==> inputs of run F <==
==> flow/design.v <==
module JAM (
input CLK,
input RST,
output reg [2:0] W,
output reg [2:0] J,
input [6:0] Cost,
output reg [3:0] MatchCount,
output reg [9:0] MinCost,
output reg Valid );
reg [2:0] n_state;
reg [2:0] c_state;
reg [2:0] max_index;
reg [2:0] max;
reg [2:0] sortlist [0:7];
reg directions [0:7];
reg sortable;
reg [2:0] list_index;
reg [9:0] cost_sum;
reg [9:0] cost_min;
parameter IDLE          = 3'd0,
          CAL_COST      = 3'd1,
          MIN_CONFIRM   = 3'd2,
          MOVE          = 3'd3,
          FIN           = 3'd4
;
always@(posedge CLK or posedge RST) begin
    if (RST) c_state <= IDLE;
    else c_state <= n_state;
end
always@(*) begin
    case(c_state)
        IDLE : n_state = CAL_COST;
        CAL_COST : n_state = (W == 3'd7) ? MIN_CONFIRM : c_state;
        MIN_CONFIRM : n_state = MOVE;
        MOVE : n_state = (sortable == 1'b0) ? FIN : CAL_COST;
        default : n_state = c_state;
    endcase
end
always @(posedge CLK or posedge RST) begin
    if(RST) list_index <= 3'd0;
    else if(n_state == CAL_COST) list_index <= list_index + 3'd1;
    else list_index <= 3'd0;
end
always @(posedge CLK or posedge RST) begin
    if(RST)begin
        sortlist[0] <= 3'd0;
        sortlist[1] <= 3'd1;
        sortlist[2] <= 3'd2;
        sortlist[3] <= 3'd3;
        sortlist[4] <= 3'd4;
        sortlist[5] <= 3'd5;
        sortlist[6] <= 3'd6;
        sortlist[7] <= 3'd7;
    end
    else if(c_state == MOVE && sortable == 1'b1)begin
        if(directions[sortlist[max_index]] == 1'b0)begin
            sortlist[max_index] <= sortlist[max_index-1];
            sortlist[max_index-1] <= sortlist[max_index];
        end
        else if(directions[sortlist[max_index]] == 1'b1)begin
            sortlist[max_index] <= sortlist[max_index+1];
            sortlist[max_index+1] <= sortlist[max_index];
        end
    end
end
always @(posedge CLK or posedge RST) begin
    if(RST)begin
        directions[0] <= 1'b0;
        directions[1] <= 1'b0;
        directions[2] <= 1'b0;
        directions[3] <= 1'b0;
        directions[4] <= 1'b0;
        directions[5] <= 1'b0;
        directions[6] <= 1'b0;
        directions[7] <= 1'b0;
    end
    else if(c_state == MOVE && sortable == 1'b1)begin
        directions[sortlist[0]] <= (sortlist[max_index] < sortlist[0]) ? ~directions[sortlist[0]] : directions[sortlist[0]];
        directions[sortlist[1]] <= (sortlist[max_index] < sortlist[1]) ? ~directions[sortlist[1]] : directions[sortlist[1]];
        directions[sortlist[2]] <= (sortlist[max_index] < sortlist[2]) ? ~directions[sortlist[2]] : directions[sortlist[2]];
        directions[sortlist[3]] <= (sortlist[max_index] < sortlist[3]) ? ~directions[sortlist[3]] : directions[sortlist[3]];
        directions[sortlist[4]] <= (sortlist[max_index] < sortlist[4]) ? ~directions[sortlist[4]] : directions[sortlist[4]];
        directions[sortlist[5]] <= (sortlist[max_index] < sortlist[5]) ? ~directions[sortlist[5]] : directions[sortlist[5]];
        directions[sortlist[6]] <= (sortlist[max_index] < sortlist[6]) ? ~directions[sortlist[6]] : directions[sortlist[6]];
        directions[sortlist[7]] <= (sortlist[max_index] < sortlist[7]) ? ~directions[sortlist[7]] : directions[sortlist[7]];
    end
end
always @(*) begin
    begin
        max_index = 3'd0;
        max = 3'd0;
        if(max < sortlist[0] && (directions[sortlist[0]] == 1'b1 && sortlist[0] > sortlist[1]))begin
            max = sortlist[0];
            max_index = 3'd0;
        end
        if(max < sortlist[1] &&((directions[sortlist[1]] == 1'b0 && sortlist[1] > sortlist[0])||(directions[sortlist[1]] == 1'b1 && sortlist[1] > sortlist[2])))begin
            max = sortlist[1];
            max_index = 3'd1;
        end
        if(max < sortlist[2] &&((directions[sortlist[2]] == 1'b0 && sortlist[2] > sortlist[1])||(directions[sortlist[2]] == 1'b1 && sortlist[2] > sortlist[3])))begin
            max = sortlist[2];
            max_index = 3'd2;
        end
        if(max < sortlist[3] &&((directions[sortlist[3]] == 1'b0 && sortlist[3] > sortlist[2])||(directions[sortlist[3]] == 1'b1 && sortlist[3] > sortlist[4])))begin
            max = sortlist[3];
            max_index = 3'd3;
        end
        if(max < sortlist[4] &&((directions[sortlist[4]] == 1'b0 && sortlist[4] > sortlist[3])||(directions[sortlist[4]] == 1'b1 && sortlist[4] > sortlist[5])))begin
            max = sortlist[4];
            max_index = 3'd4;
        end
        if(max < sortlist[5] &&((directions[sortlist[5]] == 1'b0 && sortlist[5] > sortlist[4])||(directions[sortlist[5]] == 1'b1 && sortlist[5] > sortlist[6])))begin
            max = sortlist[5];
            max_index = 3'd5;
        end
        if(max < sortlist[6] &&((directions[sortlist[6]] == 1'b0 && sortlist[6] > sortlist[5])||(directions[sortlist[6]] == 1'b1 && sortlist[6] > sortlist[7])))begin
            max = sortlist[6];
            max_index = 3'd6;
        end
        if(max < sortlist[7] &&((directions[sortlist[7]] == 1'b0 && sortlist[7] > sortlist[6])))begin
            max = sortlist[7];
            max_index = 3'd7;
        end
    end
end
always @(*) begin
    sortable = 1'b0;
    sortable = ( directions[sortlist[0]] == 1'b1 && sortlist[0] > sortlist[1]) ? 1'b1 : sortable;
    sortable = ((directions[sortlist[1]] == 1'b0 && sortlist[1] > sortlist[0])||(directions[sortlist[1]] == 1'b1 && sortlist[1] > sortlist[2])) ? 1'b1 : sortable;
    sortable = ((directions[sortlist[2]] == 1'b0 && sortlist[2] > sortlist[1])||(directions[sortlist[2]] == 1'b1 && sortlist[2] > sortlist[3])) ? 1'b1 : sortable;
    sortable = ((directions[sortlist[3]] == 1'b0 && sortlist[3] > sortlist[2])||(directions[sortlist[3]] == 1'b1 && sortlist[3] > sortlist[4])) ? 1'b1 : sortable;
    sortable = ((directions[sortlist[4]] == 1'b0 && sortlist[4] > sortlist[3])||(directions[sortlist[4]] == 1'b1 && sortlist[4] > sortlist[5])) ? 1'b1 : sortable;
    sortable = ((directions[sortlist[5]] == 1'b0 && sortlist[5] > sortlist[4])||(directions[sortlist[5]] == 1'b1 && sortlist[5] > sortlist[6])) ? 1'b1 : sortable;
    sortable = ((directions[sortlist[6]] == 1'b0 && sortlist[6] > sortlist[5])||(directions[sortlist[6]] == 1'b1 && sortlist[6] > sortlist[7])) ? 1'b1 : sortable;
    sortable = ( directions[sortlist[7]] == 1'b0 && sortlist[7] > sortlist[6]) ? 1'b1 : sortable;
end
always @(posedge CLK or posedge RST) begin
    if(RST) W <= 3'd0;
    else if(c_state == CAL_COST) W <= list_index;
end
always @(*) begin
    J = sortlist[W];
end
always @(posedge CLK or posedge RST) begin
    if(RST) cost_sum <= 10'd0;
    else if(c_state == CAL_COST) cost_sum <= cost_sum + Cost;
    else cost_sum <= 10'd0;
end
always @(posedge CLK or posedge RST) begin
    if(RST) cost_min <= 10'd1023;
    else if(c_state == MIN_CONFIRM) cost_min <= (cost_min > cost_sum) ? cost_sum : cost_min;
end
always @(posedge CLK or posedge RST) begin
    if(RST) MinCost <= 10'd0;
    else if(c_state == FIN) MinCost <= cost_min;
end
always @(posedge CLK or posedge RST) begin
    if(RST) MatchCount <= 4'd0;
    else if(c_state == MIN_CONFIRM)begin
        if(cost_min > cost_sum) MatchCount <= 4'd1;
        else if(cost_min == cost_sum) MatchCount <= MatchCount + 4'd1;
    end
end
always @(posedge CLK or posedge RST) begin
    if(RST) Valid <= 1'b0;
    else if(c_state == FIN) Valid <= 1'b1;
end
endmodule
==> flow/run.sh <==
#!/bin/bash
# the make line also repeats each setting of config.mk as NAME=value (left out here)
make -C /OpenROAD-flow-scripts/flow DESIGN_CONFIG=/design/flow/config.mk WORK_HOME=/design/flow/orfs CLKGATE_MAP_FILE= finish
==> flow/config.mk <==
export PLATFORM = sky130hd
export DESIGN_NAME = JAM
export DESIGN_NICKNAME = JAM
export VERILOG_FILES = /design/flow/design.v
export SDC_FILE = /design/flow/constraint.sdc
export NUM_CORES = 4
export LEC_CHECK = 0
export ABC_AREA = 0
export CAP_MARGIN = 20
export CELL_PAD_IN_SITES_GLOBAL_PLACEMENT = 2
export CORE_ASPECT_RATIO = 0.5
export CORE_MARGIN = 2
export CORE_UTILIZATION = 43
export CTS_CLUSTER_DIAMETER = 258
export CTS_CLUSTER_SIZE = 98
export PLACE_DENSITY = 0.85
export SETUP_SLACK_MARGIN = 2.66
export SLEW_MARGIN = 20
==> flow/constraint.sdc <==
create_clock -name core_clock -period 16.0 [get_ports {CLK}]
set_input_delay 3.2000 -clock core_clock [delete_from_list [all_inputs] [get_ports {CLK}]]
set_output_delay 3.2000 -clock core_clock [all_outputs]
set_load 0.01 [all_outputs]
==> inputs of run Y, as changes to run F <==
==> flow/config.mk (replaced) <==
export PLATFORM = sky130hd
export DESIGN_NAME = JAM
export DESIGN_NICKNAME = JAM
export VERILOG_FILES = /design/flow/design.v
export SDC_FILE = /design/flow/constraint.sdc
export NUM_CORES = 4
export LEC_CHECK = 0
export CAP_MARGIN = 20
export CORE_MARGIN = 2
export CORE_UTILIZATION = 72
export PLACE_DENSITY_LB_ADDON = 0.0
export SETUP_SLACK_MARGIN = 1.82
export SLEW_MARGIN = 20
==> flow/constraint.sdc (replaced) <==
create_clock -name core_clock -period 6.24 [get_ports {CLK}]
set_input_delay 1.2480 -clock core_clock [delete_from_list [all_inputs] [get_ports {CLK}]]
set_output_delay 1.2480 -clock core_clock [all_outputs]
set_load 0.01 [all_outputs]
==> inputs of run E, as changes to run F <==
==> flow/config.mk (replaced) <==
export PLATFORM = sky130hd
export DESIGN_NAME = JAM
export DESIGN_NICKNAME = JAM
export VERILOG_FILES = /design/flow/design.v
export SDC_FILE = /design/flow/constraint.sdc
export NUM_CORES = 4
export LEC_CHECK = 0
export ABC_AREA = 1
export CAP_MARGIN = 20
export CORE_MARGIN = 2
export CORE_UTILIZATION = 65
export SLEW_MARGIN = 20
export TNS_END_PERCENT = 5
==> flow/constraint.sdc (replaced) <==
create_clock -name core_clock -period 11.7 [get_ports {CLK}]
set_input_delay 2.3400 -clock core_clock [delete_from_list [all_inputs] [get_ports {CLK}]]
set_output_delay 2.3400 -clock core_clock [all_outputs]
set_load 0.01 [all_outputs]
==> qor summary <==
item                                                                          run Y                    run F                    run E
Met1 capacity usage during global routing                                         -                   48.53%                   59.34%
Area share of and/or/nand/nor cells after synthesis                          23.63%                   23.63%                   33.81%
Layout Cells excl Fill                                                            -                     1543                     1580
Placeable core area                                                   0.01257 sq mm            0.02079 sq mm            0.01340 sq mm
TritonCTS Sinks                                                                   -                       78                       78
Post-Synthesis Mean Instance Area                                       7.951 sq um              7.951 sq um              6.541 sq um
Number of remaining DRC errors                                                    -                        0                        0
Hold wc startpoint                                                                -                    Valid                    Valid
Worst-case headroom to the max-slew limit                                         -                   21.97%                   25.18%
Total antenna diodes in the routed design                                         -                        0                        0
Internal power of the cells                                                       -                0.4376 mW                0.5366 mW
DRT Pass-1 Iters                                                                  -                        6                       16
Post-DP Area                                                          0.01203 sq mm            0.01016 sq mm           0.009403 sq mm
GR Layer Usage met2                                                               -                   50.19%                   63.10%
Core occupancy in the finished layout                                             -                   57.30%                   73.20%
Clock network power                                                               -                 0.211 mW                 0.291 mW
Top achievable clock speed                                                        -                74.15 MHz                90.80 MHz
Classification of the worst-slack hold path                                       -                  reg2reg                  reg2reg
Run status                                                   stopped before the end  complete, no violations  complete, no violations
Failing step                                         clock tree synthesis (4_1_cts)                        -                        -
Comb. pwr                                                                         -                 0.174 mW                 0.182 mW
Max-cap check violation count                                                     -                        0                        0
Power figures rest on the tool's default switching activity, not on a simulated workload.
